==> design.v <==
module fpmultiplier (output logic [31:0] product, output logic ready,
		input logic [31:0] a, input logic clock, nreset);
enum {activation, start, loada, loadb, check, special, regularcalculation,carries, final_output}state;
logic [31:0] multi_a, multi_b;
logic [47:0] manti_48bit;
logic [22:0] manti_23bit; 
logic [9:0] expon; 
logic sign;
logic infinite_a,NaN_a,zero_a,infinite_b,NaN_b,zero_b; 
assign  infinite_a = (multi_a[30:23]==8'b11111111)&&(multi_a[22:0]==0);
assign  NaN_a = (multi_a[30:23]==8'b11111111)&&(multi_a[22:0]!=0);
assign  zero_a = (multi_a[30:23]==0);
assign  infinite_b = (multi_b[30:23]==8'b11111111)&&(multi_b[22:0]==0);
assign  NaN_b = (multi_b[30:23]==8'b11111111)&&(multi_b[22:0]!=0);
assign  zero_b = (multi_b[30:23]==0); 
always_ff @(posedge clock, negedge nreset)
if (~nreset)
  begin 
  product <=0;
  multi_a <= 0;
  multi_b <= 0;
  state <= start;
  ready <= 0;
  end
else
begin 
  case (state)
    activation:
           begin
           ready <=1;
           end
    start: 
           begin
           ready <= 0;
           state <= loada;
           end
    loada: 
           begin 
           multi_a <= a;
           state <= loadb;
           end
    loadb: 
           begin
           multi_b <= a;
           state <= check;        
           end
    check:
           begin
           sign <= multi_a[31]^multi_b[31];
           if(NaN_a||infinite_a||zero_a||NaN_b||infinite_b||zero_b)
           state <= special;
           else
           state <= regularcalculation;
           end
    special:
           begin
            state <= final_output;
            if (NaN_a||NaN_b) 
              begin
              expon <= 10'b0011111111;
              manti_23bit <= 1;
              end
            else if (infinite_a||infinite_b) 
              begin
              if (zero_a|zero_b)  
                begin
                expon <= 10'b0011111111;
                manti_23bit <= 1;  
                end
              else 
                begin
                expon <= 10'b0011111111;
                manti_23bit <= 0;
                end
              end
            else 
              begin 
              expon <= 10'b0000000000;
              manti_23bit <= 0;
              end
           end
    regularcalculation:
           begin
           state <= carries;
           sign <= multi_a[31]^multi_b[31];
           manti_48bit <= {1'b1, {multi_a[22:0]}}*{1'b1, {multi_b[22:0]}};
           expon <= {2'b00,multi_a[30:23]}+{2'b00,multi_b[30:23]}-10'd127; 
           end 
    carries:
           begin 
           state <= final_output;
           if (manti_48bit[47]==1)  
             begin
             expon <= expon + 1'b1; 
             manti_48bit <= manti_48bit>>1|{{25{1'b0}},1'b1,{22{1'b0}}}; 
             end
           else
             begin  
             manti_48bit <= manti_48bit|{{25{1'b0}},1'b1,{22{1'b0}}}; 
             end
           end
    final_output:
           begin 
           ready <= 1;
           state <= start;        
           if (NaN_a||infinite_a||zero_a||NaN_b||infinite_b||zero_b)
             product <= {sign,expon[7:0],manti_23bit};
           else if ($signed(expon) >= 255)
             product <= {sign,8'b11111111,23'd0};
           else if ($signed(expon) <= 0)
             product <= {sign,31'd0};
           else 
             product <= {sign,expon[7:0],manti_48bit[45:23]};
           end 
  endcase
end
endmodule
==> run.sh <==
#!/bin/bash
# the make line also repeats each setting of config.mk as NAME=value (left out here)
make -C /OpenROAD-flow-scripts/flow DESIGN_CONFIG=/design/flow/config.mk WORK_HOME=/design/flow/orfs CLKGATE_MAP_FILE= finish
==> config.mk <==
export PLATFORM = sky130hd
export DESIGN_NAME = fpmultiplier
export DESIGN_NICKNAME = fpmultiplier
export VERILOG_FILES = /design/flow/design.v
export SDC_FILE = /design/flow/constraint.sdc
export NUM_CORES = 4
export LEC_CHECK = 0
export CAP_MARGIN = 20
export CORE_MARGIN = 2
export CORE_UTILIZATION = 33
export PLACE_DENSITY = 0.6
export SLEW_MARGIN = 20
==> constraint.sdc <==
create_clock -name core_clock -period 9.23 [get_ports {clock}]
set_input_delay 1.8460 -clock core_clock [delete_from_list [all_inputs] [get_ports {clock}]]
set_output_delay 1.8460 -clock core_clock [all_outputs]
set_load 0.01 [all_outputs]
==> metrics.cfg, run 1 <==
[outcome]
outcome=finished clean

[setup_path]
cp_top_family=adder cells
r2r_cells=23
crit_buf_inv=7
r2r_setup_slack_ns=1.19
cp_cell_sequence=inv_1 > nor2_1 > fa_1 > fa_1 > inv_1 > fa_1 > inv_1 > fa_1 > inv_1 > fa_1 > inv_1 > fa_1 > inv_1 > fa_1 > inv_1 > ha_1 > a21oi_1 > o21ai_0 > a2111oi_2 > a21boi_0 > o21ai_0 > nand2_1 > o311ai_1
path_max_fanout=21
crit_type=reg2reg
setup.worst_path.start_class=flip-flop
required_ns=9.49
r2r_end=manti_48bit[39]
cp.arrival_ns=8.30
slowest_stage=dfrtp_1
startpoint=multi_a[8]
cp-endpoint=manti_48bit[39]
reg2reg_from=multi_a[8]
critPathCaptureType=flip-flop
slowest_delay_ns=1.02
cp.depth=23

[synth]
ff_type=dfrtp_1
ys_warn_count=1
synthCells=2587
ys_cells=2587
simple_gate_area_frac=0.148
synth.largest_area_cell=fa_1
edf_count=37
synth_area_per_cell_sq_um=9.47
adder_share=0.489
syn-num-nets=3289
synth_top_area_share=0.394
synth.most_common_cell=inv_1
synth.logic.top_family=adder cells
ys_seq_frac=0.153
synth.distinct_cells=71
synth.area.top_cells=fa_1, dfrtp_1, ha_1
synth_area_sq_um=24500
async_flop_share=0.739
ys_sh_aoi=0.0662
ys_ff=142
common_cells=inv_1, fa_1, nand2_1
mux_area_frac=0.0221
ys_chip_area_sq_um=24500
xor_area_frac=0.0104

[layout]
seq_area_sq_um=3750
mi_logic_area_sq_um=18000
nets=3301
stdcell_count=3572
area_growth_pct=9.71
n_fill_cell=7385

[die]
die-area_sq_um=76500
fp.dieH_microns=277
rows=99
io_pins=67
core_area_sq_um=73200
die_w_microns=277
fp_util=0.335

[final_timing]
fmax_mhz=124
skew_ns=0.0239
finalCritPeriodShare=0.871
drv_slew=0
finalSetupViolations=0
slew-limit-headroom=0.263
hold_viol=0
whs_ns=0.405
grt_setup_unrepaired=no
finalCriticalPeriod_ns=8.04
fin_setup_tns_ns=0
max_slew.worst_pin.slew_ns=1.11

[power_and_ir_drop]
power_frac_seq=0.458
pg_seq_uw=642
clk-power_uw=732
p_sw_frac=0.243
power.group.top=clock
p_per_area_nw_per_um2=52.2
power_frac_clock=0.522
switching_power_uw=340
comb_power_share=0.021
combinationalPower_uw=28.8
leakage_uw=0.0131
ir_drop_uv=101
internal-power_uw=1060

[placement]
gp_congestion=0.923
hpwlAfterDp_microns=53500
portBuffers=66
place_inst=3538

[grt]
grt-ovfl-total=0
grt_pass1_wl_microns=107000
met2_usage=0.304
grt_use_met3=0.0264
grt-busiest-layer=met2
grt_use_met1=0.240
grt_max_degree=63
grt_pass1_vias=18675
antenna_found_initial=0
grt_usage=0.182

[routing]
via_per_inst=4.91
wire_per_inst_microns=19.0
drcViolationCount=0
wl_microns=68000
dr.pass1.iters=7
drt_iter0_markers=1094
vias=17556
postRouteAntennaNets=0

[cts]
insertion_delay_ns=0.46
clk_pin_slew_ns=0.07
cts_sinks=142
post_cts_buffers=0
cts_resized=0
ctsHoldBuffers=0
cts-root-buf=clkbuf_16
numCtsBuffers=17
ctsHtreeMaxLevel=4
clock_path_buffers=2
cts_tree=done

[hold_path]
hp-class=reg2reg
min_to=state[3]
hold_start=state[0]
hold_depth=0

[flow_run]
warning_count=28
drv_cap=0

routing by layer:
metal | up-vias | part of all wire
met2 | 516 | 0.49
li1 | 7843 | -
met4 | 0 | 0.032
met5 | - | 0
met1 | 9082 | 0.43
met3 | 115 | 0.055
stage by stage:
step	total power (uW)	setup slack [ns]	instance area (sq um)	utilization
3_5_place_dp	684	1.25	26300	0.359
2_1_floorplan	655	2.52	24500	-
4_1_cts	1420	1.30	26900	0.367
5_1_grt	1440	0.857	26900	0.367
6_report	1400	1.19	26900	0.367
3_3_place_gp	684	1.47	26300	0.359
layout make-up:
type,instances,share of cell area
inverters,612,0.0854
diodes,1,0.0000931
clock inverters,15,0.00642
flip-flops and latches,142,0.139
well taps,959,0.0446
clock buffers,17,0.0158
repair buffers,115,0.0382
multi-input cells,1711,0.670
==> run 2, diff against run 1 <==
ABC_AREA = 1   (was unset)
CORE_UTILIZATION = 72   (was 33)
CTS_CLUSTER_DIAMETER = 394   (was unset)
CTS_CLUSTER_SIZE = 11   (was unset)
HOLD_SLACK_MARGIN = 0.27   (was unset)
SETUP_SLACK_MARGIN = 0.72   (was unset)
clock period = 3.48 ns   (was 9.23 ns; I/O delays follow)
==> metrics.cfg, run 2 <==
[outcome]
outcome=stopped before the end
lastStage=5_1_grt
error_line=[ERROR GRT-0232] Routing congestion too high. Check the congestion heatmap in the GUI.

[synth]
mux_area_frac=0.00393
syn-num-nets=3984
async_flop_share=0.739
edf_count=37
synth_area_sq_um=25800
ys_seq_frac=0.145
simple_gate_area_frac=0.163
synth.most_common_cell=inv_1
synth_area_per_cell_sq_um=7.85
synth_top_area_share=0.375
common_cells=inv_1, nand2_1, fa_1
synth.logic.top_family=adder cells
synthCells=3282
xor_area_frac=0.00408
adder_share=0.465
synth.area.top_cells=fa_1, inv_1, nand2_1
synth.distinct_cells=43
synth.largest_area_cell=fa_1
ys_ff=142
ys_chip_area_sq_um=25800
ff_type=dfrtp_1
ys_cells=3282
ys_warn_count=1
ys_sh_aoi=0.0540

[placement]
gp_congestion=1.02
portBuffers=66
place_ws_ns=-3.07
hpwlAfterDp_microns=62500
place_inst=3945

[cts]
cts-root-buf=clkbuf_16
clock_path_buffers=2
numCtsBuffers=17
cts_sinks=142
ctsHtreeMaxLevel=4

[die]
core_area_sq_um=35400
fp.dieH_microns=193
fp_util=0.728
die-area_sq_um=37300
die_w_microns=193
rows=69
io_pins=67

[grt]
grt_usage=0.679
grt-ovfl-total=55

## run 2: metrics by stage
step	power, uW	cell area [sq um]
4_1_cts	3680	30700
3_5_place_dp	1820	29000
3_3_place_gp	1820	29000
2_1_floorplan	1740	26500
## run 2: repair_timing
action | 4_1_cts
hold buffers | 1
gates cloned | 1
gates resized | 204
hold endpoints to repair | 20
pin swaps | 103
setup buffers | 55
setup endpoints to repair | 25
## run 2: routing by layer
metal  GRT overflow  global-route usage
met1              1               0.702
met2             35               0.866
met3              3               0.532
met4             15               0.535
met5              1               0.349
==> run 3, diff against run 2 <==
ABC_AREA = unset   (was 1)
CAP_MARGIN = 15   (was 20)
CTS_CLUSTER_DIAMETER = 376   (was 394)
CTS_CLUSTER_SIZE = 97   (was 11)
HOLD_SLACK_MARGIN = unset   (was 0.27)
PLACE_DENSITY = 0.38   (was 0.6)
SETUP_SLACK_MARGIN = -0.57   (was 0.72)
TNS_END_PERCENT = 40   (was unset)
clock period = 6.56 ns   (was 3.48 ns; I/O delays follow)
==> metrics.cfg, run 3 <==
[flow_run]
warning_count=31
drv_cap=0

[setup_path]
critPathCaptureType=flip-flop
cp-endpoint=manti_48bit[45]
crit_type=reg2reg
slowest_stage=fa_1
reg2reg_from=multi_b[12]
r2r_setup_slack_ns=-0.49
crit_buf_inv=8
setup.worst_path.start_class=flip-flop
startpoint=multi_b[12]
r2r_cells=24
path_max_fanout=19
slowest_delay_ns=0.58
r2r_end=manti_48bit[45]
cp_cell_sequence=buf_4 > nand2_1 > fa_1 > inv_1 > fa_1 > inv_1 > fa_1 > inv_1 > fa_1 > fa_1 > fa_1 > inv_1 > fa_1 > inv_1 > ha_1 > nand4_1 > nor4_4 > buf_4 > a2111oi_4 > buf_4 > a21bo_4 > a21o_1 > a2111oi_4 > nor3_1
crit_top_cell=fa_1
cp_top_family=adder cells
cp.depth=24
cp.arrival_ns=7.23
required_ns=6.74

[routing]
dr.pass1.iters=5
drcViolationCount=0
vias=19267
wl_microns=69700
via_per_inst=5.91
postRouteAntennaNets=0
wire_per_inst_microns=21.4
drt_iter0_markers=1643

[cts]
cts-root-buf=clkbuf_16
clock_path_buffers=2
cts_sinks=142
insertion_delay_ns=0.44
ctsHoldBuffers=0
cts_tree=done
ctsHtreeMaxLevel=4
clk_pin_slew_ns=0.07
numCtsBuffers=17

[final_timing]
hold_viol=0
worst_slack_ns=-0.489
whs_ns=0.413
finalCriticalPeriod_ns=7.05
finalSetupViolations=25
max_slew.worst_pin.slew_ns=1.05
fmax_mhz=142
skew_ns=0.0146
finalCritPeriodShare=1.07
drv_slew=0
slew-limit-headroom=0.299
grt_setup_unrepaired=yes

[synth]
ys_warn_count=1
simple_gate_area_frac=0.148
ff_type=dfrtp_1
xor_area_frac=0.0104
synth_area_per_cell_sq_um=9.47
synthCells=2587
ys_sh_aoi=0.0662
ys_seq_frac=0.153
synth.logic.top_family=adder cells
synth_top_area_share=0.394
synth.largest_area_cell=fa_1
adder_share=0.489
edf_count=37
synth.area.top_cells=fa_1, dfrtp_1, ha_1
async_flop_share=0.739
synth_area_sq_um=24500
mux_area_frac=0.0221
synth.most_common_cell=inv_1
ys_chip_area_sq_um=24500
synth.distinct_cells=71
ys_cells=2587
syn-num-nets=3289
common_cells=inv_1, fa_1, nand2_1
ys_ff=142

[grt]
grt_pass1_wl_microns=111000
antenna_found_initial=1
grt_max_degree=71
grt_pass1_vias=21248
grt_usage=0.412
grt-ovfl-total=0

[power_and_ir_drop]
p_per_area_nw_per_um2=70.5
p_sw_frac=0.240
power.group.top=clock
internal-power_uw=1510
power_frac_clock=0.525
ir_drop_uv=152
pg_seq_uw=903
leakage_uw=0.0142
comb_power_share=0.021
combinationalPower_uw=42.2
clk-power_uw=1040
power_frac_seq=0.454
switching_power_uw=477

[die]
rows=67
core_area_sq_um=33500
fp.dieH_microns=189
die_w_microns=189
io_pins=67
fp_util=0.731
die-area_sq_um=35500

[outcome]
so.violations=negative setup slack
outcome=finished with violations

[layout]
fin_util=0.841
area_growth_pct=15.0
nets=3501
n_fill_cell=1958

[placement]
hpwlAfterDp_microns=55800
gp_congestion=0.948
portBuffers=66

[hold_path]
hold_depth=0
min_to=state[3]
hold_start=state[0]
hp-class=reg2reg

-- run 3: layer usage --
metal | global-route usage | vias up | wire length, microns
met4 | 0.259 | 0 | 5050
met2 | 0.688 | 993 | 34300
li1 | - | 8237 | -
met1 | 0.498 | 9737 | 24600
met3 | 0.0760 | 300 | 5710
met5 | 0 | - | 0
-- run 3: timing repair --
action	CTS	global route
setup buffers	0	10
pin swaps	0	6
resized	5	26
setup endpoints to repair	9	23
-- run 3: per-stage QoR --
step | TNS (ns) | power (uW) | std cells | setup slack [ns] | cell area, sq um
after floorplan | -0.604 | 921 | 2587 | -0.150 | 24500
after detailed placement | -12.19 | 963 | 3218 | -0.732 | 27400
after CTS | -9.39 | 1990 | 3250 | -0.519 | 28000
final | -7.75 | 1990 | 3261 | -0.489 | 28200
after global placement | -8.82 | 962 | 3218 | -0.541 | 27400
after global routing | -12.85 | 2020 | 3260 | -0.644 | 28200
-- run 3: cell type report --
type | instances | area (sq um) | share of cell area
inverters | 612 | 2300 | 0.0816
flip-flops and latches | 142 | 3760 | 0.133
clock buffers | 19 | 475 | 0.0169
diodes | 1 | 2.50 | 0.0000888
multi-input cells | 1711 | 18100 | 0.642
well taps | 448 | 561 | 0.0199
repair buffers | 315 | 2840 | 0.101
clock inverters | 13 | 153 | 0.00541
==> run 4, diff against run 3 <==
ABC_AREA = 1   (was unset)
CAP_MARGIN = 20   (was 15)
CELL_PAD_IN_SITES_GLOBAL_PLACEMENT = 0   (was unset)
CORE_ASPECT_RATIO = 0.99   (was unset)
CTS_CLUSTER_DIAMETER = unset   (was 376)
CTS_CLUSTER_SIZE = 24   (was 97)
MAX_ROUTING_LAYER = met4   (was unset)
PLACE_DENSITY = unset   (was 0.38)
PLACE_DENSITY_LB_ADDON = 0.16   (was unset)
SETUP_SLACK_MARGIN = 1.78   (was -0.57)
TNS_END_PERCENT = unset   (was 40)
clock period = 6.24 ns   (was 6.56 ns; I/O delays follow)
==> metrics.cfg, run 4 <==
[outcome]
outcome=stopped before the end
lastStage=5_1_grt

[synth]
synth.most_common_cell=inv_1
edf_count=37
common_cells=inv_1, nand2_1, fa_1
synth_top_area_share=0.375
async_flop_share=0.739
mux_area_frac=0.00393
adder_share=0.465
ff_type=dfrtp_1
synth.distinct_cells=43
ys_seq_frac=0.145
synth.largest_area_cell=fa_1
synth.area.top_cells=fa_1, inv_1, nand2_1
syn-num-nets=3984
ys_chip_area_sq_um=25800
synth.logic.top_family=adder cells
synth_area_per_cell_sq_um=7.85
ys_cells=3282
simple_gate_area_frac=0.163
ys_ff=142
ys_warn_count=1
synth_area_sq_um=25800
ys_sh_aoi=0.0540
synthCells=3282
xor_area_frac=0.00408

[cts]
ctsHoldBuffers=0
cts_sinks=142
cts-root-buf=clkbuf_16
numCtsBuffers=17
clock_path_buffers=2
ctsHtreeMaxLevel=4

[placement]
portBuffers=66
gp_congestion=1.04
hpwlAfterDp_microns=62800
dpl_cell_area_sq_um=28600
place_inst=3873

[die]
rows=68
fp.dieH_microns=192
die_w_microns=194
core_area_sq_um=35100
die-area_sq_um=37300
fp_util=0.735
io_pins=67

==> run 4: stage by stage <==
step	util	setup slack, ns	hold WS [ns]
2_1_floorplan	-	0.442	0.352
3_5_place_dp	0.815	-0.256	0.388
3_3_place_gp	0.815	-0.246	0.387
4_1_cts	0.854	-0.0474	0.402
==> run 4: repair_timing <==
| item | CTS |
|---|---|
| pin swaps | 58 |
| setup endpoints to repair | 25 |
| cloned | 0 |
| setup buffers | 46 |
| gates resized | 130 |
==> run 5, diff against run 4 <==
CORE_ASPECT_RATIO = 1.3   (was 0.99)
CORE_UTILIZATION = 71   (was 72)
CTS_CLUSTER_DIAMETER = 362   (was unset)
SETUP_SLACK_MARGIN = unset   (was 1.78)
clock period = 5.32 ns   (was 6.24 ns; I/O delays follow)
==> metrics.cfg, run 5 <==
[synth]
synth.distinct_cells=43
synth_top_area_share=0.375
ys_cells=3282
ys_chip_area_sq_um=25800
ff_type=dfrtp_1
simple_gate_area_frac=0.163
ys_warn_count=1
ys_seq_frac=0.145
synthCells=3282
synth_area_sq_um=25800
adder_share=0.465
edf_count=37
synth.largest_area_cell=fa_1
mux_area_frac=0.00393
syn-num-nets=3984
async_flop_share=0.739
synth.most_common_cell=inv_1
ys_ff=142
xor_area_frac=0.00408
common_cells=inv_1, nand2_1, fa_1
ys_sh_aoi=0.0540
synth.logic.top_family=adder cells
synth_area_per_cell_sq_um=7.85
synth.area.top_cells=fa_1, inv_1, nand2_1

[placement]
gp_congestion=1.06
place_ws_ns=-1.30
hpwlAfterDp_microns=62500
portBuffers=66
place_inst=3956

[cts]
ctsHtreeMaxLevel=4
numCtsBuffers=17
cts-root-buf=clkbuf_16
ctsHoldBuffers=0
clock_path_buffers=2
cts_sinks=142

[die]
core_area_sq_um=35800
fp_util=0.720
rows=79
die_w_microns=171
io_pins=67
die-area_sq_um=37800
fp.dieH_microns=221

[outcome]
outcome=stopped before the end
lastStage=5_1_grt
error_line=[ERROR GRT-0232] Routing congestion too high. Check the congestion heatmap in the GUI.

[grt]
grt_usage=0.677
grt-ovfl-total=7

## run 5: routing by layer
layer | GRT usage | overflow
met5 | - | -
met4 | 0.580 | 4
met3 | 0.491 | 0
met2 | 0.844 | 3
met1 | 0.690 | 0
## run 5: metrics by stage
stage	instance area [sq um]	util
after global placement	29000	0.810
after floorplan	26500	-
after CTS	30400	0.849
after detailed placement	29000	0.810
## run 5: repair_timing
action | 4_1_cts
hold endpoints to repair | 0
gates resized | 158
pin swaps | 52
setup buffers | 36
setup endpoints to repair | 25
==> run 6, diff against run 5 <==
CORE_ASPECT_RATIO = 0.92   (was 1.3)
CORE_UTILIZATION = 72   (was 71)
CTS_CLUSTER_DIAMETER = unset   (was 362)
CTS_CLUSTER_SIZE = 72   (was 24)
PLACE_DENSITY_LB_ADDON = 0.01   (was 0.16)
SETUP_SLACK_MARGIN = -0.25   (was unset)
TNS_END_PERCENT = 80   (was unset)
clock period = 2.57 ns   (was 5.32 ns; I/O delays follow)
==> metrics.cfg, run 6 <==
[outcome]
outcome=stopped before the end
lastStage=5_2_route
error_line=[ERROR DRT-0255] Maze Route cannot find path of net _3140_ in worker of routeBox ( 193200 96600 ) ( 201185 144900 ).

[synth]
edf_count=37
simple_gate_area_frac=0.163
ys_cells=3282
synth_top_area_share=0.375
xor_area_frac=0.00408
async_flop_share=0.739
synth_area_sq_um=25800
common_cells=inv_1, nand2_1, fa_1
ys_chip_area_sq_um=25800
adder_share=0.465
ff_type=dfrtp_1
synth.logic.top_family=adder cells
ys_warn_count=1
syn-num-nets=3984
synth_area_per_cell_sq_um=7.85
synth.distinct_cells=43
ys_ff=142
synthCells=3282
ys_sh_aoi=0.0540
synth.most_common_cell=inv_1
synth.area.top_cells=fa_1, inv_1, nand2_1
ys_seq_frac=0.145
mux_area_frac=0.00393
synth.largest_area_cell=fa_1

[die]
fp.dieH_microns=185
rows=66
core_area_sq_um=35300
die-area_sq_um=37300
fp_util=0.729
die_w_microns=201
io_pins=67

[grt]
grt-ovfl-total=0
antenna_found_initial=13
grt_pass1_wl_microns=148000
grt_pass1_vias=26984
grt_usage=0.549
grt_max_degree=66

[cts]
cts-root-buf=clkbuf_16
numCtsBuffers=17
clock_path_buffers=2
ctsHoldBuffers=0
ctsHtreeMaxLevel=4
cts_sinks=142

[final_timing]
crit_endpoint=manti_48bit[47]$_SDFFCE_PP0P_/D
worst-ep-kind=sequential cell input

[placement]
portBuffers=66
hpwlAfterDp_microns=63300
gp_congestion=1.06
place_ws_ns=-4.03

==> run 6: timing repair <==
action,in CTS,in global routing
cloned,1,0
gates resized,194,198
hold endpoints to repair,0,0
pin swaps,74,126
setup endpoints to repair,25,25
buffers inserted,48,49
==> run 6: layer usage <==
metal and track usage:
met5 -, met4 0.360, met3 0.233, met2 0.802, met1 0.621
==> run 6: through the flow <==
stage               area (sq um)  cells  hold slack, ns  setup TNS [ns]
floorplan                  26400   3282           0.218          -79.27
global placement           29200   3975           0.391          -96.98
global route               31900   4116           0.225         -121.92
CTS                        30900   4053           0.198          -93.71
detailed placement         29200   3975           0.387          -97.35
==> run 7, diff against run 6 <==
ABC_AREA = unset   (was 1)
CELL_PAD_IN_SITES_GLOBAL_PLACEMENT = unset   (was 0)
CORE_ASPECT_RATIO = unset   (was 0.92)
CORE_UTILIZATION = 66   (was 72)
CTS_CLUSTER_SIZE = unset   (was 72)
HOLD_SLACK_MARGIN = -0.09   (was unset)
MAX_ROUTING_LAYER = unset   (was met4)
PLACE_DENSITY = 0.6   (was unset)
PLACE_DENSITY_LB_ADDON = unset   (was 0.01)
SETUP_SLACK_MARGIN = -0.53   (was -0.25)
TNS_END_PERCENT = 5   (was 80)
clock period = 5.44 ns   (was 2.57 ns; I/O delays follow)
==> metrics.cfg, run 7 <==
[setup_path]
required_ns=5.63
path_max_fanout=8
setup.worst_path.start_class=flip-flop
crit_top_cell=fa_1
cp.depth=23
crit_type=reg2reg
critPathCaptureType=flip-flop
cp-endpoint=manti_48bit[42]
crit_buf_inv=7
cp_top_family=adder cells
reg2reg_from=multi_a[11]
slowest_delay_ns=0.58
cp_cell_sequence=buf_12 > buf_12 > nand2_1 > fa_1 > inv_1 > fa_1 > fa_1 > fa_1 > fa_1 > fa_1 > inv_1 > fa_1 > inv_2 > ha_4 > nand4_1 > nor4_4 > buf_4 > a2111oi_4 > buf_4 > a21bo_4 > a2111oi_2 > o211ai_1 > o311a_1
cp.arrival_ns=7.05
r2r_cells=23
r2r_setup_slack_ns=-1.42
r2r_end=manti_48bit[42]
startpoint=multi_a[11]
slowest_stage=fa_1

[grt]
grt_usage=0.383
grt_pass1_vias=20802
grt-ovfl-total=0
grt_pass1_wl_microns=112000
grt_max_degree=71
antenna_found_initial=1

[power_and_ir_drop]
clk-power_uw=1220
power_frac_clock=0.518
pg_seq_uw=1090
p_per_area_nw_per_um2=81.6
leakage_uw=0.0144
p_sw_frac=0.249
internal-power_uw=1770
combinationalPower_uw=51.2
comb_power_share=0.022
ir_drop_uv=249
power_frac_seq=0.461
switching_power_uw=589
power.group.top=clock

[synth]
adder_share=0.489
ys_seq_frac=0.153
ys_warn_count=1
ys_chip_area_sq_um=24500
mux_area_frac=0.0221
edf_count=37
common_cells=inv_1, fa_1, nand2_1
ys_ff=142
synth.most_common_cell=inv_1
synth.area.top_cells=fa_1, dfrtp_1, ha_1
xor_area_frac=0.0104
synth_area_sq_um=24500
synth.logic.top_family=adder cells
synth_area_per_cell_sq_um=9.47
synthCells=2587
simple_gate_area_frac=0.148
async_flop_share=0.739
ys_sh_aoi=0.0662
ys_cells=2587
syn-num-nets=3289
synth.distinct_cells=71
synth.largest_area_cell=fa_1
synth_top_area_share=0.394
ff_type=dfrtp_1

[outcome]
outcome=finished with violations
so.violations=negative setup slack

[final_timing]
finalSetupViolations=25
worst_slack_ns=-1.42
slew-limit-headroom=0.357
max_slew.worst_pin.slew_ns=0.964
drv_slew=0
skew_ns=0.0152
finalCritPeriodShare=1.26
fmax_mhz=146
whs_ns=0.415
grt_setup_unrepaired=yes
finalCriticalPeriod_ns=6.86
hold_viol=0

[flow_run]
warning_count=33
drv_cap=0

[layout]
n_fill_cell=2445
area_growth_pct=18.2
nets=3540
fin_util=0.791

[die]
io_pins=67
rows=70
fp_util=0.670
die_w_microns=197
die-area_sq_um=38700
core_area_sq_um=36600
fp.dieH_microns=197

[cts]
cts_sinks=142
clk_pin_slew_ns=0.08
clock_path_buffers=2
ctsHtreeMaxLevel=4
numCtsBuffers=17
insertion_delay_ns=0.44
cts_tree=done
cts-root-buf=clkbuf_16
ctsHoldBuffers=0

[placement]
gp_congestion=0.962
portBuffers=66
hpwlAfterDp_microns=56100

[hold_path]
hp-class=reg2reg
hold_start=state[0]
hold_depth=0
min_to=state[3]

[routing]
vias=18973
antenna_cells=0
dr.pass1.iters=5
drt_iter0_markers=1273
drcViolationCount=0
postRouteAntennaNets=0
via_per_inst=5.72
wl_microns=69400
wire_per_inst_microns=20.9

==> run 7: through the flow <==
step / total power, uW / TNS [ns] / std cells / instance area (sq um) / setup WS [ns]
5_1_grt: 2420 / -36.23 / 3319 / 29000 / -1.58
2_1_floorplan: 1110 / -18.99 / 2587 / 25000 / -0.971
3_5_place_dp: 1160 / -36.81 / 3257 / 27800 / -1.70
4_1_cts: 2370 / -30.40 / 3305 / 28700 / -1.41
3_3_place_gp: 1160 / -33.93 / 3257 / 27800 / -1.54
6_report: 2360 / -31.49 / 3319 / 29000 / -1.42
==> run 7: layout make-up <==
class                      instances  area (sq um)  share of cell area
tap                              468           586              0.0202
inverter                         612          2300              0.0795
multi-input combinational       1711         18400               0.636
sequential                       142          3790               0.131
clock inverter                    15           190             0.00657
clock buffer                      17           425              0.0147
timing repair buffer             354          3230               0.112
==> run 7: metal layers <==
metal  up-vias  share of wire  GRT usage
met3       204          0.071     0.0625
met4         2          0.064      0.217
met2       751           0.49      0.628
met1      9690           0.38      0.489
met5         -        0.00016          0
li1       8326              -          -
==> run 7: repair_timing <==
| action | CTS | global route |
|---|---|---|
| pin swaps | 17 | 22 |
| endpoints found under the setup margin | 25 | 25 |
| setup buffers | 17 | 14 |
| gates resized | 50 | 41 |
==> run 8, diff against run 7 <==
CELL_PAD_IN_SITES_DETAIL_PLACEMENT = 2   (was unset)
CELL_PAD_IN_SITES_GLOBAL_PLACEMENT = 3   (was unset)
CORE_ASPECT_RATIO = 1.3   (was unset)
CORE_MARGIN = 4   (was 2)
CORE_UTILIZATION = 40   (was 66)
CTS_CLUSTER_DIAMETER = 343   (was unset)
CTS_CLUSTER_SIZE = 24   (was unset)
GPL_ROUTABILITY_DRIVEN = 0   (was unset)
GPL_TIMING_DRIVEN = 0   (was unset)
HOLD_SLACK_MARGIN = unset   (was -0.09)
MAX_ROUTING_LAYER = met5   (was unset)
PLACE_DENSITY = unset   (was 0.6)
PLACE_DENSITY_LB_ADDON = 0.11   (was unset)
SETUP_SLACK_MARGIN = unset   (was -0.53)
SLEW_MARGIN = 30   (was 20)
TNS_END_PERCENT = unset   (was 5)
clock period = 8.18 ns   (was 5.44 ns; I/O delays follow)
==> metrics.cfg, run 8 <==
[outcome]
outcome=finished clean

[synth]
ys_warn_count=1
synth.largest_area_cell=fa_1
synth.most_common_cell=inv_1
ys_ff=142
synth_top_area_share=0.394
synth.logic.top_family=adder cells
adder_share=0.489
ff_type=dfrtp_1
ys_sh_aoi=0.0662
ys_seq_frac=0.153
synthCells=2587
mux_area_frac=0.0221
common_cells=inv_1, fa_1, nand2_1
synth.distinct_cells=71
edf_count=37
ys_cells=2587
syn-num-nets=3289
xor_area_frac=0.0104
async_flop_share=0.739
synth.area.top_cells=fa_1, dfrtp_1, ha_1
ys_chip_area_sq_um=24500
simple_gate_area_frac=0.148
synth_area_sq_um=24500
synth_area_per_cell_sq_um=9.47

[power_and_ir_drop]
power_frac_clock=0.513
leakage_uw=0.0132
clk-power_uw=800
p_per_area_nw_per_um2=57.6
power.group.top=clock
comb_power_share=0.022
p_sw_frac=0.238
ir_drop_uv=147
internal-power_uw=1190
power_frac_seq=0.465
pg_seq_uw=724
p_total_uw=1560
switching_power_uw=370
combinationalPower_uw=34.0

[die]
fp.dieH_microns=290
fp_util=0.404
io_pins=67
die-area_sq_um=65300
core_area_sq_um=60700
die_w_microns=225
rows=103

[setup_path]
slowest_delay_ns=0.60
critPathCaptureType=flip-flop
path_max_fanout=10
slowest_stage=fa_1
startpoint=multi_a[8]
cp_top_family=adder cells
crit_top_cell=fa_1
r2r_setup_slack_ns=0.19
cp.arrival_ns=8.18
crit_buf_inv=8
crit_type=reg2reg
required_ns=8.37
r2r_end=manti_48bit[47]
cp.depth=24
cp-endpoint=manti_48bit[47]
cp_cell_sequence=clkbuf_2 > clkbuf_2 > nand2_1 > fa_1 > inv_1 > fa_1 > fa_1 > fa_1 > fa_1 > fa_1 > inv_1 > fa_1 > inv_1 > ha_1 > nand4_1 > buf_4 > nor4_4 > buf_4 > a2111oi_4 > buf_4 > a21bo_4 > a21oi_4 > o21ai_1 > mux2_2
r2r_cells=24
reg2reg_from=multi_a[8]
setup.worst_path.start_class=flip-flop

[final_timing]
slew-limit-headroom=0.368
max_slew.worst_pin.slew_ns=0.941
drv_slew=0
skew_ns=0.0202
finalSetupViolations=0
hold_viol=0
finalCritPeriodShare=0.977
fmax_mhz=125
finalCriticalPeriod_ns=7.99

[hold_path]
hp-class=reg2reg
hold_start=state[3]
hold_depth=0
min_to=state[6]

[grt]
grt_use_met3=0.0290
grt_use_met1=0.344
met2_usage=0.550
grt_pass1_wl_microns=145000
grt_pass1_vias=22825
grt_usage=0.300
grt-ovfl-total=0
grt_max_degree=60
grt-busiest-layer=met2
antenna_found_initial=4

[layout]
nets=3377
n_fill_cell=6533
seq_area_sq_um=3760
stdcell_count=3476
mi_logic_area_sq_um=18100
area_growth_pct=10.3

[routing]
postRouteAntennaNets=0
dr.pass1.iters=5
drcViolationCount=0
wire_per_inst_microns=27.6
wl_microns=95800
drt_iter0_markers=769
via_per_inst=5.39
vias=18750

[cts]
cts-root-buf=clkbuf_16
insertion_delay_ns=0.45
ctsHtreeMaxLevel=4
clk_pin_slew_ns=0.07
clock_path_buffers=2
cts_sinks=142
ctsHoldBuffers=0
numCtsBuffers=17
cts_tree=done

[flow_run]
warning_count=28
drv_cap=0

[placement]
place_inst=3442
hpwlAfterDp_microns=80400
portBuffers=66

==> run 8: final cells by class <==
cell class                      instances  share of cell area
Tap cell                              787              0.0364
Timing Repair Buffer                   73              0.0279
Buffer                                118              0.0201
Antenna cell                            1           0.0000925
Clock inverter                         13             0.00541
Sequential cell                       142               0.139
Inverter                              612              0.0850
Clock buffer                           19              0.0167
Multi-Input combinational cell       1711               0.669
==> run 8: metal layers <==
layer | vias to the layer above | wire length [microns] | share of wire
met3 | 199 | 3030 | 0.032
met5 | - | 9 | 0.000094
met2 | 434 | 50800 | 0.53
li1 | 8008 | - | -
met4 | 2 | 6160 | 0.064
met1 | 10107 | 35800 | 0.37
==> run 8: repair_timing <==
action	4_1_cts	5_1_grt
resized	70	59
endpoints found under the hold margin	0	0
buffers inserted	5	0
pin swaps	4	0
endpoints found under the setup margin	25	19
==> run 8: per-stage QoR <==
step / setup WS [ns] / TNS [ns] / hold WS, ns / utilization / cell area [sq um]
6_report: 0.191 / 0 / 0.373 / 0.446 / 27000
5_1_grt: -0.000390 / -0.000390 / 0.380 / 0.445 / 27000
4_1_cts: 0.0210 / 0 / 0.376 / 0.444 / 27000
3_5_place_dp: -1.09 / -18.53 / 0.364 / 0.432 / 26200
3_3_place_gp: -0.928 / -30.15 / 0.365 / 0.431 / 26200
2_1_floorplan: 1.47 / 0 / 0.352 / - / 24500
==> run 9, diff against run 8 <==
ABC_AREA = 1   (was unset)
CAP_MARGIN = 5   (was 20)
CELL_PAD_IN_SITES_DETAIL_PLACEMENT = unset   (was 2)
CELL_PAD_IN_SITES_GLOBAL_PLACEMENT = unset   (was 3)
CORE_ASPECT_RATIO = unset   (was 1.3)
CORE_MARGIN = 2   (was 4)
CORE_UTILIZATION = 72   (was 40)
CTS_CLUSTER_DIAMETER = 27   (was 343)
CTS_CLUSTER_SIZE = 72   (was 24)
GPL_ROUTABILITY_DRIVEN = unset   (was 0)
GPL_TIMING_DRIVEN = unset   (was 0)
MAX_ROUTING_LAYER = unset   (was met5)
PLACE_DENSITY_LB_ADDON = 0.2   (was 0.11)
SETUP_SLACK_MARGIN = 0.72   (was unset)
SLEW_MARGIN = 35   (was 30)
clock period = 6.36 ns   (was 8.18 ns; I/O delays follow)
==> metrics.cfg, run 9 <==
[outcome]
outcome=stopped before the end
error_line=[ERROR GRT-0232] Routing congestion too high. Check the congestion heatmap in the GUI.
lastStage=5_1_grt

[synth]
synth_top_area_share=0.375
syn-num-nets=3984
synth.distinct_cells=43
ys_warn_count=1
synth.largest_area_cell=fa_1
ff_type=dfrtp_1
synth.area.top_cells=fa_1, inv_1, nand2_1
common_cells=inv_1, nand2_1, fa_1
synth.most_common_cell=inv_1
ys_sh_aoi=0.0540
ys_cells=3282
edf_count=37
synth_area_sq_um=25800
ys_ff=142
synth_area_per_cell_sq_um=7.85
adder_share=0.465
simple_gate_area_frac=0.163
ys_chip_area_sq_um=25800
synthCells=3282
async_flop_share=0.739
mux_area_frac=0.00393
synth.logic.top_family=adder cells
xor_area_frac=0.00408
ys_seq_frac=0.145

[grt]
grt_usage=0.706
grt-ovfl-total=2

[cts]
clock_path_buffers=2
ctsHtreeMaxLevel=4
numCtsBuffers=17
ctsHoldBuffers=0
cts_sinks=142
cts-root-buf=clkbuf_16

[die]
die-area_sq_um=37300
die_w_microns=193
fp.dieH_microns=193
io_pins=67
fp_util=0.728
core_area_sq_um=35400
rows=69

[placement]
hpwlAfterDp_microns=62100
dpl_cell_area_sq_um=28500
place_inst=3876
gp_congestion=1.05
place_ws_ns=-0.362
portBuffers=66

run 9: repair_timing:
item / CTS
endpoints found under the hold margin: 0
gates resized: 246
setup buffers: 73
pin swaps: 108
cloned: 3
endpoints found under the setup margin: 25
run 9: layer usage:
layer	track usage	overflow
met4	0.585	2
met5	0.442	0
met3	0.614	0
met2	0.866	0
met1	0.701	0
run 9: per-stage QoR:
step / hold slack (ns) / power [uW] / TNS (ns)
after floorplan: 0.352 / 950 / 0
after global placement: 0.390 / 990 / -0.920
after detailed placement: 0.389 / 990 / -2.74
after CTS: 0.405 / 2040 / 0
==> run 10, diff against run 9 <==
ABC_AREA = unset   (was 1)
CAP_MARGIN = 20   (was 5)
CTS_CLUSTER_DIAMETER = unset   (was 27)
CTS_CLUSTER_SIZE = unset   (was 72)
PLACE_DENSITY = 0.35   (was unset)
PLACE_DENSITY_LB_ADDON = unset   (was 0.2)
SETUP_SLACK_MARGIN = 1.74   (was 0.72)
SLEW_MARGIN = 20   (was 35)
clock period = 6.01 ns   (was 6.36 ns; I/O delays follow)
==> metrics.cfg, run 10 <==
[cts]
insertion_delay_ns=0.44
cts_tree=done
ctsHtreeMaxLevel=4
cts_sinks=142
cts-root-buf=clkbuf_16
numCtsBuffers=17
clk_pin_slew_ns=0.08
clock_path_buffers=2

[routing]
postRouteAntennaNets=0
dr.pass1.iters=7
drcViolationCount=0
drt_iter0_markers=2421
wire_per_inst_microns=25.1
vias=21351
wl_microns=84700
via_per_inst=6.32

[die]
rows=67
die-area_sq_um=35500
io_pins=67
core_area_sq_um=33500
fp_util=0.731
die_w_microns=189
fp.dieH_microns=189

[final_timing]
fmax_mhz=136
drv_slew=0
finalCritPeriodShare=1.23
finalCriticalPeriod_ns=7.36
grt_setup_unrepaired=yes
max_slew.worst_pin.slew_ns=1.00
finalSetupViolations=25
hold_viol=0
worst_slack_ns=-1.35
slew-limit-headroom=0.332
skew_ns=0.0178

[hold_path]
min_to=state[3]
hold_start=state[0]
hp-class=reg2reg
hold_depth=0

[synth]
ff_type=dfrtp_1
edf_count=37
synth.area.top_cells=fa_1, dfrtp_1, ha_1
synth.most_common_cell=inv_1
ys_cells=2587
ys_seq_frac=0.153
syn-num-nets=3289
simple_gate_area_frac=0.148
common_cells=inv_1, fa_1, nand2_1
ys_sh_aoi=0.0662
synth_top_area_share=0.394
ys_chip_area_sq_um=24500
synth_area_per_cell_sq_um=9.47
mux_area_frac=0.0221
synth.logic.top_family=adder cells
adder_share=0.489
ys_warn_count=1
async_flop_share=0.739
xor_area_frac=0.0104
synthCells=2587
synth.distinct_cells=71
ys_ff=142
synth_area_sq_um=24500
synth.largest_area_cell=fa_1

[setup_path]
required_ns=6.18
cp.arrival_ns=7.54
r2r_end=manti_48bit[40]
startpoint=multi_a[10]
reg2reg_from=multi_a[10]
cp_top_family=adder cells
cp-endpoint=manti_48bit[40]
crit_top_cell=fa_1
crit_buf_inv=6
crit_type=reg2reg
slowest_delay_ns=0.58
path_max_fanout=7
cp.depth=22
slowest_stage=dfrtp_4
critPathCaptureType=flip-flop
cp_cell_sequence=buf_4 > buf_4 > and2_1 > fa_1 > inv_1 > fa_1 > fa_1 > fa_1 > inv_1 > fa_1 > fa_1 > inv_1 > fa_1 > inv_1 > ha_4 > a21oi_1 > nor2b_1 > o21ai_2 > a2111oi_1 > a211o_1 > a311o_1 > o311a_1
r2r_setup_slack_ns=-1.35
r2r_cells=22
setup.worst_path.start_class=flip-flop

[power_and_ir_drop]
comb_power_share=0.022
combinationalPower_uw=47.2
internal-power_uw=1600
switching_power_uw=499
power_frac_seq=0.470
p_sw_frac=0.238
clk-power_uw=1070
pg_seq_uw=986
power_frac_clock=0.508
ir_drop_uv=131
p_per_area_nw_per_um2=69.8
leakage_uw=0.0148
power.group.top=clock

[grt]
grt_pass1_vias=22655
grt-ovfl-total=0
grt_max_degree=71
grt_usage=0.452
antenna_found_initial=8
grt_pass1_wl_microns=121000

[flow_run]
warning_count=33
drv_cap=0

[placement]
gp_congestion=0.949
hpwlAfterDp_microns=56500
place_ws_ns=-0.997
place_inst=3239
portBuffers=66

[layout]
nets=3613
area_growth_pct=22.7
stdcell_count=3378

[outcome]
so.violations=negative setup slack
outcome=finished with violations

-- run 10: final cells by class --
type	instances	area, sq um
antenna	6	15.0
clock inverter	12	128
tap	448	561
multi-input combinational	1711	18900
inverter	612	2310
sequential	142	3800
clock buffer	20	447
fill	1464	3450
timing repair buffer	427	3930
-- run 10: timing repair --
item                                    CTS  global route
pin swaps                                51            63
hold buffers                              0             0
endpoints found under the setup margin   25            25
gates resized                           109            76
setup buffers                            71            28
cloned                                    0             2
-- run 10: metal layers --
layer / global-route usage / vias up / wire length, microns
met1: 0.544 / 10401 / 27000
met3: 0.0855 / 680 / 10500
met2: 0.737 / 1787 / 38300
met5: 0 / - / 10
li1: - / 8481 / -
met4: 0.327 / 2 / 8870
-- run 10: through the flow --
step / hold WS, ns / power (uW) / setup TNS [ns] / utilization / instance area, sq um
after floorplan: 0.352 / 1010 / -4.35 / - / 25500
after global placement: 0.391 / 1050 / -18.63 / 0.833 / 27900
after detailed placement: 0.390 / 1050 / -20.66 / 0.833 / 27900
after CTS: 0.399 / 2080 / -15.89 / 0.879 / 29500
after global routing: 0.410 / 2130 / -26.40 / 0.897 / 30100
final: 0.406 / 2100 / -24.96 / 0.897 / 30100
==> run 11, diff against run 10 <==
ABC_AREA = 1   (was unset)
CORE_ASPECT_RATIO = 1.02   (was unset)
CORE_MARGIN = 8   (was 2)
CORE_UTILIZATION = 40   (was 72)
CTS_CLUSTER_SIZE = 72   (was unset)
GPL_TIMING_DRIVEN = 0   (was unset)
HOLD_SLACK_MARGIN = 0.16   (was unset)
MAX_ROUTING_LAYER = met4   (was unset)
PLACE_DENSITY = 0.47   (was 0.35)
SETUP_SLACK_MARGIN = 1.93   (was 1.74)
SLEW_MARGIN = 0   (was 20)
clock period = 9.37 ns   (was 6.01 ns; I/O delays follow)
==> metrics.cfg, run 11 <==
[die]
fp.dieH_microns=272
die-area_sq_um=72800
rows=94
io_pins=67
die_w_microns=267
core_area_sq_um=64100
fp_util=0.402

[cts]
numCtsBuffers=17
insertion_delay_ns=0.45
cts_tree=done
cts-root-buf=clkbuf_16
clk_pin_slew_ns=0.07
ctsHtreeMaxLevel=4
clock_path_buffers=2
cts_sinks=142

[synth]
ys_ff=142
ys_warn_count=1
synth_area_per_cell_sq_um=7.85
synth.distinct_cells=43
mux_area_frac=0.00393
ys_sh_aoi=0.0540
adder_share=0.465
ys_cells=3282
synth_top_area_share=0.375
synth_area_sq_um=25800
synth.most_common_cell=inv_1
synthCells=3282
edf_count=37
synth.logic.top_family=adder cells
common_cells=inv_1, nand2_1, fa_1
synth.area.top_cells=fa_1, inv_1, nand2_1
ys_seq_frac=0.145
ys_chip_area_sq_um=25800
xor_area_frac=0.00408
syn-num-nets=3984
synth.largest_area_cell=fa_1
async_flop_share=0.739
simple_gate_area_frac=0.163
ff_type=dfrtp_1

[grt]
grt_usage=0.278
met2_usage=0.440
grt-ovfl-total=0
grt_pass1_vias=22462
grt-busiest-layer=met2
grt_max_degree=92
grt_use_met3=0.0299
antenna_found_initial=0
grt_use_met1=0.372
grt_pass1_wl_microns=145000

[final_timing]
finalSetupViolations=0
max_slew.worst_pin.slew_ns=1.03
fmax_mhz=139
fin_setup_tns_ns=0
slew-limit-headroom=0.312
finalCriticalPeriod_ns=7.22
worst_slack_ns=2.15
skew_ns=0.0119
finalCritPeriodShare=0.770
hold_viol=0
drv_slew=0
grt_setup_unrepaired=yes

[setup_path]
reg2reg_from=multi_b[9]
crit_type=reg2reg
slowest_stage=fa_1
cp.depth=26
r2r_cells=26
startpoint=multi_b[9]
crit_buf_inv=9
cp-endpoint=manti_48bit[31]
slowest_delay_ns=0.65
r2r_end=manti_48bit[31]
path_max_fanout=10
r2r_setup_slack_ns=2.15
cp_top_family=adder cells
crit_top_cell=inv_1
critPathCaptureType=flip-flop
setup.worst_path.start_class=flip-flop
cp.arrival_ns=7.39
required_ns=9.55

[routing]
antenna_cells=0
postRouteAntennaNets=0
drcViolationCount=0
wl_microns=95500
vias=21020
drt_iter0_markers=1584
wire_per_inst_microns=22.5
dr.pass1.iters=5
via_per_inst=4.95

[power_and_ir_drop]
ir_drop_uv=121
clk-power_uw=709
power_frac_seq=0.461
power_frac_clock=0.517
power.group.top=clock
comb_power_share=0.021
internal-power_uw=1020
switching_power_uw=345
p_sw_frac=0.252
p_per_area_nw_per_um2=48.1
combinationalPower_uw=29.2
pg_seq_uw=632
leakage_uw=0.0168

[hold_path]
hp-class=reg2reg
hold_depth=0
min_to=state[3]
hold_start=state[0]

[layout]
design_area_sq_um=28500
nets=4073
area_growth_pct=10.6
fin_util=0.444

[outcome]
outcome=finished clean

[flow_run]
drv_cap=0
warning_count=30

[placement]
dpl_cell_area_sq_um=27500
portBuffers=66
gp_congestion=0.974
place_ws_ns=1.08
hpwlAfterDp_microns=80000

-- run 11: stage by stage --
stage / power, uW / cells / hold WS [ns]
floorplan: 645 / 3282 / 0.352
CTS: 1390 / 4246 / 0.425
global placement: 673 / 4212 / 0.419
global route: 1410 / 4248 / 0.428
finish: 1370 / 4248 / 0.425
detailed placement: 674 / 4214 / 0.417
-- run 11: layout make-up --
type                            instances  area (sq um)
Buffer                                128           718
Inverter                             1003          3760
Tap cell                              864          1080
Clock buffer                           17           425
Sequential cell                       142          3770
Clock inverter                         15           173
Timing Repair Buffer                   70           719
Multi-Input combinational cell       2009         17800
Fill cell                            6649         35600
-- run 11: repair_timing --
action,in CTS,in global routing
endpoints found under the setup margin,25,21
setup buffers,0,2
gates resized,117,123
hold buffers,0,0
hold endpoints to repair,0,0
-- run 11: layer usage --
metal | routed length [microns] | up-vias | share of wire
met3 | 5210 | 140 | 0.055
met1 | 41800 | 10579 | 0.44
li1 | - | 9613 | -
met4 | 3240 | 0 | 0.034
met2 | 45200 | 688 | 0.47
met5 | 0 | - | 0
==> run 12, diff against run 11 <==
CAP_MARGIN = 5   (was 20)
CORE_ASPECT_RATIO = unset   (was 1.02)
CORE_MARGIN = 2   (was 8)
CORE_UTILIZATION = 72   (was 40)
CTS_CLUSTER_DIAMETER = 27   (was unset)
CTS_CLUSTER_SIZE = unset   (was 72)
GPL_TIMING_DRIVEN = unset   (was 0)
HOLD_SLACK_MARGIN = unset   (was 0.16)
PLACE_DENSITY = unset   (was 0.47)
PLACE_DENSITY_LB_ADDON = 0.2   (was unset)
SETUP_SLACK_MARGIN = 1.85   (was 1.93)
SLEW_MARGIN = 20   (was 0)
clock period = 7.35 ns   (was 9.37 ns; I/O delays follow)
==> metrics.cfg, run 12 <==
[synth]
ys_ff=142
synth.largest_area_cell=fa_1
ff_type=dfrtp_1
xor_area_frac=0.00408
synth_area_sq_um=25800
synthCells=3282
ys_warn_count=1
common_cells=inv_1, nand2_1, fa_1
synth.most_common_cell=inv_1
adder_share=0.465
ys_seq_frac=0.145
async_flop_share=0.739
synth.area.top_cells=fa_1, inv_1, nand2_1
ys_cells=3282
synth.logic.top_family=adder cells
ys_chip_area_sq_um=25800
synth_top_area_share=0.375
synth.distinct_cells=43
syn-num-nets=3984
synth_area_per_cell_sq_um=7.85
edf_count=37
ys_sh_aoi=0.0540
mux_area_frac=0.00393
simple_gate_area_frac=0.163

[die]
fp.dieH_microns=193
rows=69
io_pins=67
die_w_microns=193
die-area_sq_um=37300
fp_util=0.728
core_area_sq_um=35400

[placement]
hpwlAfterDp_microns=59600
gp_congestion=1.01
place_inst=3739
portBuffers=66

[grt]
grt_usage=0.685
grt-ovfl-total=120

[cts]
clock_path_buffers=2
cts_sinks=142
ctsHtreeMaxLevel=4
numCtsBuffers=17
cts-root-buf=clkbuf_16

[outcome]
error_line=[ERROR GRT-0232] Routing congestion too high. Check the congestion heatmap in the GUI.
outcome=stopped before the end
lastStage=5_1_grt

==> run 12: metal layers <==
| metal | GRT overflow | GRT usage |
|---|---|---|
| met1 | 6 | 0.702 |
| met2 | 70 | 0.859 |
| met4 | 34 | 0.525 |
| met5 | - | - |
| met3 | 10 | 0.528 |
==> run 12: repair_timing <==
action                                  CTS
setup buffers                           121
pin swaps                               106
endpoints found under the setup margin   25
hold buffers                              0
resized                                 305
==> run 12: stage by stage <==
stage	worst slack, ns	hold WS [ns]	total power, uW	util	instance area [sq um]
floorplan	1.55	0.352	822	-	26500
global placement	0.508	0.386	857	0.770	27300
detailed placement	0.449	0.393	858	0.770	27300
CTS	1.04	0.412	1800	0.847	30000
==> run 13, diff against run 12 <==
CAP_MARGIN = 0   (was 5)
CELL_PAD_IN_SITES_GLOBAL_PLACEMENT = 3   (was unset)
CORE_UTILIZATION = 38   (was 72)
CTS_CLUSTER_DIAMETER = unset   (was 27)
GPL_TIMING_DRIVEN = 0   (was unset)
HOLD_SLACK_MARGIN = 0.02   (was unset)
PLACE_DENSITY_LB_ADDON = unset   (was 0.2)
SETUP_SLACK_MARGIN = unset   (was 1.85)
SLEW_MARGIN = 25   (was 20)
clock period = 9.92 ns   (was 7.35 ns; I/O delays follow)
==> metrics.cfg, run 13 <==
[outcome]
outcome=finished clean

[power_and_ir_drop]
p_per_area_nw_per_um2=47.0
switching_power_uw=295
power_frac_seq=0.450
power_frac_clock=0.529
power.group.top=clock
ir_drop_uv=125
p_sw_frac=0.223
internal-power_uw=1030
pg_seq_uw=597
leakage_uw=0.0165
combinationalPower_uw=26.8
clk-power_uw=702
p_total_uw=1330
comb_power_share=0.020

[synth]
ff_type=dfrtp_1
synth.most_common_cell=inv_1
synth_area_per_cell_sq_um=7.85
ys_cells=3282
ys_warn_count=1
synth.distinct_cells=43
simple_gate_area_frac=0.163
ys_sh_aoi=0.0540
synth_top_area_share=0.375
edf_count=37
common_cells=inv_1, nand2_1, fa_1
synthCells=3282
ys_seq_frac=0.145
async_flop_share=0.739
synth.area.top_cells=fa_1, inv_1, nand2_1
syn-num-nets=3984
synth.largest_area_cell=fa_1
synth_area_sq_um=25800
ys_ff=142
adder_share=0.465
ys_chip_area_sq_um=25800
mux_area_frac=0.00393
synth.logic.top_family=adder cells
xor_area_frac=0.00408

[setup_path]
r2r_cells=23
reg2reg_from=multi_b[11]
slowest_stage=clkbuf_1
crit_buf_inv=5
r2r_end=manti_48bit[38]
setup.worst_path.start_class=flip-flop
slowest_delay_ns=0.81
cp-endpoint=manti_48bit[38]
path_max_fanout=10
cp_top_family=adder cells
required_ns=10.12
cp.arrival_ns=8.53
startpoint=multi_b[11]
cp_cell_sequence=clkbuf_1 > clkbuf_1 > nand2_1 > fa_1 > fa_1 > inv_1 > fa_1 > fa_1 > fa_1 > fa_1 > inv_1 > fa_1 > inv_1 > ha_1 > a21oi_1 > o21ai_0 > o21bai_1 > a21oi_1 > nand2_1 > nand2_1 > nand3_1 > nand3_1 > nand2_1
crit_type=reg2reg
crit_top_cell=fa_1
cp.depth=23
r2r_setup_slack_ns=1.59
critPathCaptureType=flip-flop

[die]
fp_util=0.384
io_pins=67
die-area_sq_um=69900
rows=95
die_w_microns=264
fp.dieH_microns=264
core_area_sq_um=67200

[final_timing]
finalCritPeriodShare=0.840
fmax_mhz=120
finalSetupViolations=0
max_slew.worst_pin.slew_ns=1.08
slew-limit-headroom=0.280
fin_setup_tns_ns=0
skew_ns=0.0194
finalCriticalPeriod_ns=8.33
hold_viol=0
drv_slew=0
grt_setup_unrepaired=no

[flow_run]
warning_count=30
drv_cap=0

[routing]
wire_per_inst_microns=23.0
wl_microns=98100
vias=21095
drt_iter0_markers=1480
dr_wl_met3_microns=5920
via_per_inst=4.95
top_layer=met4
wl_met2_microns=46000
drt-met1-wl_microns=44100
dr.pass1.iters=6
postRouteAntennaNets=0
drcViolationCount=0

[placement]
portBuffers=66
place_inst=4223
hpwlAfterDp_microns=83200
gp_congestion=0.961

[hold_path]
hold_depth=0
min_to=state[3]
hold_start=state[0]
hp-class=reg2reg

[grt]
grt_pass1_vias=22372
grt_usage=0.299
antenna_found_initial=4
grt_pass1_wl_microns=148000
grt-ovfl-total=0
grt_max_degree=74

[layout]
n_fill_cell=7045
area_growth_pct=9.52
stdcell_count=4259
nets=4071

[cts]
post_cts_buffers=0
cts_tree=done
ctsHoldBuffers=0
cts_sinks=142
cts_resized=0
cts-root-buf=clkbuf_16
clk_pin_slew_ns=0.06
clock_path_buffers=2
numCtsBuffers=17
ctsHtreeMaxLevel=4
insertion_delay_ns=0.45

[run 13: through the flow]
stage	instance area [sq um]	hold WS (ns)	setup slack [ns]	util
finish	28200	0.399	1.59	0.420
global route	28200	0.411	1.29	0.420
CTS	28200	0.400	1.62	0.420
detailed placement	27600	0.391	1.66	0.411
global placement	27500	0.391	0.772	0.410
floorplan	25800	0.352	3.74	-
[run 13: layout make-up]
class | instances | area, sq um | share of cell area
multi-input cells | 2009 | 17800 | 0.630
clock inverters | 14 | 189 | 0.00670
well taps | 873 | 1090 | 0.0387
repair buffers | 68 | 717 | 0.0254
plain buffers | 128 | 485 | 0.0172
inverters | 1003 | 3760 | 0.133
diodes | 4 | 10.0 | 0.000355
clock buffers | 18 | 429 | 0.0152
flip-flops and latches | 142 | 3740 | 0.133
[run 13: layer usage]
layer  GRT usage  up-vias
met4      0.0604        0
met1       0.410    10779
met3      0.0439       97
met2       0.475      602
met5           -        -
li1            -     9617
==> run 14, diff against run 13 <==
CAP_MARGIN = 20   (was 0)
CELL_PAD_IN_SITES_GLOBAL_PLACEMENT = unset   (was 3)
CORE_MARGIN = 9   (was 2)
CORE_UTILIZATION = 40   (was 38)
CTS_CLUSTER_SIZE = 48   (was unset)
HOLD_SLACK_MARGIN = unset   (was 0.02)
MAX_ROUTING_LAYER = unset   (was met4)
PLACE_DENSITY = 0.6   (was unset)
clock period = 9.37 ns   (was 9.92 ns; I/O delays follow)
==> metrics.cfg, run 14 <==
[outcome]
outcome=finished clean

[cts]
cts_tree=done
clk_pin_slew_ns=0.06
cts_sinks=142
post_cts_buffers=0
ctsHoldBuffers=0
insertion_delay_ns=0.44
clock_path_buffers=2
cts-root-buf=clkbuf_16
cts_resized=0
ctsHtreeMaxLevel=4
numCtsBuffers=17

[hold_path]
hp-class=reg2reg
hold_depth=0
min_to=state[3]
hold_start=state[0]

[power_and_ir_drop]
p_total_uw=1380
power.group.top=clock
leakage_uw=0.0165
pg_seq_uw=632
combinationalPower_uw=30.3
switching_power_uw=316
p_per_area_nw_per_um2=49.2
internal-power_uw=1070
clk-power_uw=720
comb_power_share=0.022
power_frac_clock=0.521
power_frac_seq=0.457
p_sw_frac=0.228
ir_drop_uv=125

[setup_path]
cp_cell_sequence=clkbuf_1 > clkbuf_1 > nand2_1 > fa_1 > fa_1 > inv_1 > fa_1 > fa_1 > fa_1 > fa_1 > inv_1 > fa_1 > inv_1 > ha_1 > nand2_1 > nor2_1 > nand2_1 > nor4_1 > nand3_1 > nand3_1 > nand2_1 > nand3_1 > o21ai_1
path_max_fanout=10
critPathCaptureType=flip-flop
cp.depth=23
startpoint=multi_b[10]
crit_top_cell=fa_1
crit_type=reg2reg
r2r_setup_slack_ns=1.34
r2r_cells=23
cp-endpoint=manti_48bit[43]
slowest_delay_ns=0.71
r2r_end=manti_48bit[43]
slowest_stage=clkbuf_1
reg2reg_from=multi_b[10]
cp.arrival_ns=8.19
setup.worst_path.start_class=flip-flop
cp_top_family=adder cells
crit_buf_inv=5
required_ns=9.53

[synth]
async_flop_share=0.739
synth_area_sq_um=25800
xor_area_frac=0.00408
synth.area.top_cells=fa_1, inv_1, nand2_1
ys_warn_count=1
syn-num-nets=3984
synth.distinct_cells=43
ys_cells=3282
ff_type=dfrtp_1
ys_sh_aoi=0.0540
synthCells=3282
synth.most_common_cell=inv_1
mux_area_frac=0.00393
adder_share=0.465
ys_seq_frac=0.145
ys_chip_area_sq_um=25800
ys_ff=142
synth_top_area_share=0.375
common_cells=inv_1, nand2_1, fa_1
synth.logic.top_family=adder cells
synth.largest_area_cell=fa_1
synth_area_per_cell_sq_um=7.85
edf_count=37
simple_gate_area_frac=0.163

[routing]
via_per_inst=4.97
vias=21000
wl_microns=85600
dr.pass1.iters=5
drcViolationCount=0
wire_per_inst_microns=20.2
postRouteAntennaNets=0
drt_iter0_markers=1713

[final_timing]
fin_setup_tns_ns=0
finalSetupViolations=0
finalCriticalPeriod_ns=8.03
max_slew.worst_pin.slew_ns=1.10
drv_slew=0
fmax_mhz=125
worst_slack_ns=1.34
slew-limit-headroom=0.264
finalCritPeriodShare=0.857
skew_ns=0.0121
hold_viol=0
grt_setup_unrepaired=no

[layout]
design_area_sq_um=28100
stdcell_count=4228
area_growth_pct=9.17
nets=4070

[grt]
grt_pass1_vias=21810
grt_max_degree=64
grt_usage=0.235
grt-ovfl-total=0
grt_pass1_wl_microns=132000
antenna_found_initial=0

[placement]
hpwlAfterDp_microns=70500
place_inst=4195
gp_congestion=1.01
place_ws_ns=1.38
portBuffers=66
dpl_cell_area_sq_um=27500

[die]
die-area_sq_um=73800
io_pins=67
rows=92
core_area_sq_um=63400
fp.dieH_microns=272
die_w_microns=272
fp_util=0.406

[flow_run]
warning_count=28
drv_cap=0

## run 14: final cells by class
cell class	count	area [sq um]
fill	6428	35300
multi-input combinational	2009	17800
inverter	1003	3760
sequential	142	3740
tap	846	1060
timing repair buffer	67	689
buffer	128	483
clock buffer	22	475
clock inverter	10	125
antenna	1	2.50
## run 14: layer usage
metal	part of all wire	vias up	global-route usage
met1	0.42	10329	0.321
li1	-	9604	-
met3	0.10	154	0.0581
met4	0.039	0	0.0781
met5	0	-	0
met2	0.44	913	0.360
## run 14: stage by stage
step | util | hold slack, ns
2_1_floorplan | - | 0.352
3_3_place_gp | 0.433 | 0.393
3_5_place_dp | 0.434 | 0.392
4_1_cts | 0.443 | 0.401
5_1_grt | 0.443 | 0.407
6_report | 0.443 | 0.400
==> run 15, diff against run 14 <==
CELL_PAD_IN_SITES_GLOBAL_PLACEMENT = 0   (was unset)
CORE_ASPECT_RATIO = 0.98   (was unset)
CORE_MARGIN = 2   (was 9)
CORE_UTILIZATION = 72   (was 40)
CTS_CLUSTER_DIAMETER = 355   (was unset)
CTS_CLUSTER_SIZE = 24   (was 48)
GPL_TIMING_DRIVEN = unset   (was 0)
MAX_ROUTING_LAYER = met4   (was unset)
PLACE_DENSITY = unset   (was 0.6)
PLACE_DENSITY_LB_ADDON = 0.16   (was unset)
SLEW_MARGIN = 20   (was 25)
TNS_END_PERCENT = 5   (was unset)
clock period = 5.63 ns   (was 9.37 ns; I/O delays follow)
==> metrics.cfg, run 15 <==
[outcome]
outcome=finished with violations
so.violations=negative setup slack

[setup_path]
slowest_stage=fa_1
required_ns=5.85
r2r_end=manti_48bit[44]
path_max_fanout=11
cp.arrival_ns=7.32
setup.worst_path.start_class=flip-flop
startpoint=multi_a[16]
r2r_cells=20
crit_buf_inv=3
critPathCaptureType=flip-flop
crit_top_cell=fa_1
cp-endpoint=manti_48bit[44]
reg2reg_from=multi_a[16]
slowest_delay_ns=0.75
cp_top_family=adder cells
r2r_setup_slack_ns=-1.47
cp_cell_sequence=buf_4 > buf_4 > nand2_1 > fa_2 > fa_1 > fa_1 > fa_1 > fa_1 > inv_1 > fa_1 > ha_1 > ha_1 > a21oi_1 > o21ai_0 > a21oi_1 > o21ai_0 > a21oi_1 > nand3_1 > nand3_1 > nand2_1
cp.depth=20
crit_type=reg2reg

[die]
rows=68
die-area_sq_um=37300
fp.dieH_microns=191
io_pins=67
die_w_microns=195
core_area_sq_um=35200
fp_util=0.731

[layout]
n_fill_cell=1865
area_growth_pct=18.4
mi_logic_area_sq_um=18400
nets=4262
seq_area_sq_um=3780

[grt]
grt_max_degree=64
grt_pass1_wl_microns=132000
grt_usage=0.482
grt-ovfl-total=0
grt_pass1_vias=25345
antenna_found_initial=6
grt-busiest-layer=met2
grt_use_met1=0.569
grt_use_met3=0.167
met2_usage=0.721

[synth]
synth_area_sq_um=25800
common_cells=inv_1, nand2_1, fa_1
synth_area_per_cell_sq_um=7.85
ys_chip_area_sq_um=25800
ys_seq_frac=0.145
edf_count=37
synth_top_area_share=0.375
ys_sh_aoi=0.0540
ys_warn_count=1
async_flop_share=0.739
simple_gate_area_frac=0.163
ys_cells=3282
synth.area.top_cells=fa_1, inv_1, nand2_1
synth.most_common_cell=inv_1
synth.logic.top_family=adder cells
synth.largest_area_cell=fa_1
ff_type=dfrtp_1
mux_area_frac=0.00393
xor_area_frac=0.00408
adder_share=0.465
ys_ff=142
syn-num-nets=3984
synthCells=3282
synth.distinct_cells=43

[cts]
cts-root-buf=clkbuf_16
insertion_delay_ns=0.46
clk_pin_slew_ns=0.08
ctsHoldBuffers=0
numCtsBuffers=17
cts_tree=done
ctsHtreeMaxLevel=4
cts_sinks=142
clock_path_buffers=2

[power_and_ir_drop]
switching_power_uw=581
power.group.top=clock
internal-power_uw=1700
power_frac_seq=0.461
power_frac_clock=0.516
p_per_area_nw_per_um2=74.7
pg_seq_uw=1050
combinationalPower_uw=51.0
p_sw_frac=0.255
p_total_uw=2280
comb_power_share=0.022
ir_drop_uv=249
leakage_uw=0.0180
clk-power_uw=1180

[routing]
wire_per_inst_microns=21.2
via_per_inst=5.95
vias=24014
drcViolationCount=0
postRouteAntennaNets=0
wl_microns=85800
dr.pass1.iters=15
drt_iter0_markers=2955

[placement]
hpwlAfterDp_microns=61900
portBuffers=66
gp_congestion=1.00

[final_timing]
skew_ns=0.0187
fin_setup_tns_ns=-28.82
hold_viol=0
worst_slack_ns=-1.47
finalCritPeriodShare=1.26
finalCriticalPeriod_ns=7.10
fmax_mhz=141
finalSetupViolations=25
drv_slew=0
grt_setup_unrepaired=yes
max_slew.worst_pin.slew_ns=1.08
slew-limit-headroom=0.282

[flow_run]
warning_count=34
drv_cap=0

[hold_path]
hold_start=state[0]
min_to=state[3]
hp-class=reg2reg
hold_depth=0

-- run 15: final cells by class --
class                           instances  share of cell area
Sequential cell                       142               0.124
Clock inverter                         14             0.00500
Antenna cell                           10            0.000820
Tap cell                              455              0.0187
Timing Repair Buffer                  387               0.109
Inverter                             1003               0.123
Multi-Input combinational cell       2009               0.605
Clock buffer                           18              0.0141
-- run 15: through the flow --
stage                      util  hold WS (ns)  setup slack, ns  area [sq um]  std cells
final                     0.866         0.406            -1.47         30500       4038
after global placement    0.820         0.387           -0.818         28900       3937
after detailed placement  0.820         0.389           -0.927         28900       3937
after CTS                 0.855         0.408           -0.726         30100       4019
after global routing      0.866         0.406            -1.66         30500       4035
after floorplan               -         0.352           -0.170         26300       3282
-- run 15: what timing repair did --
item / CTS / global route
gates resized: 74 / 74
pin swaps: 34 / 29
endpoints found under the setup margin: 25 / 25
buffers inserted: 50 / 9
-- run 15: per-layer routing --
layer / share of wire / up-vias
met5: 0 / -
met4: 0.075 / 0
met3: 0.15 / 645
met2: 0.44 / 1930
met1: 0.34 / 11441
li1: - / 9998
Power figures rest on the tool's default switching activity, not on a simulated workload.
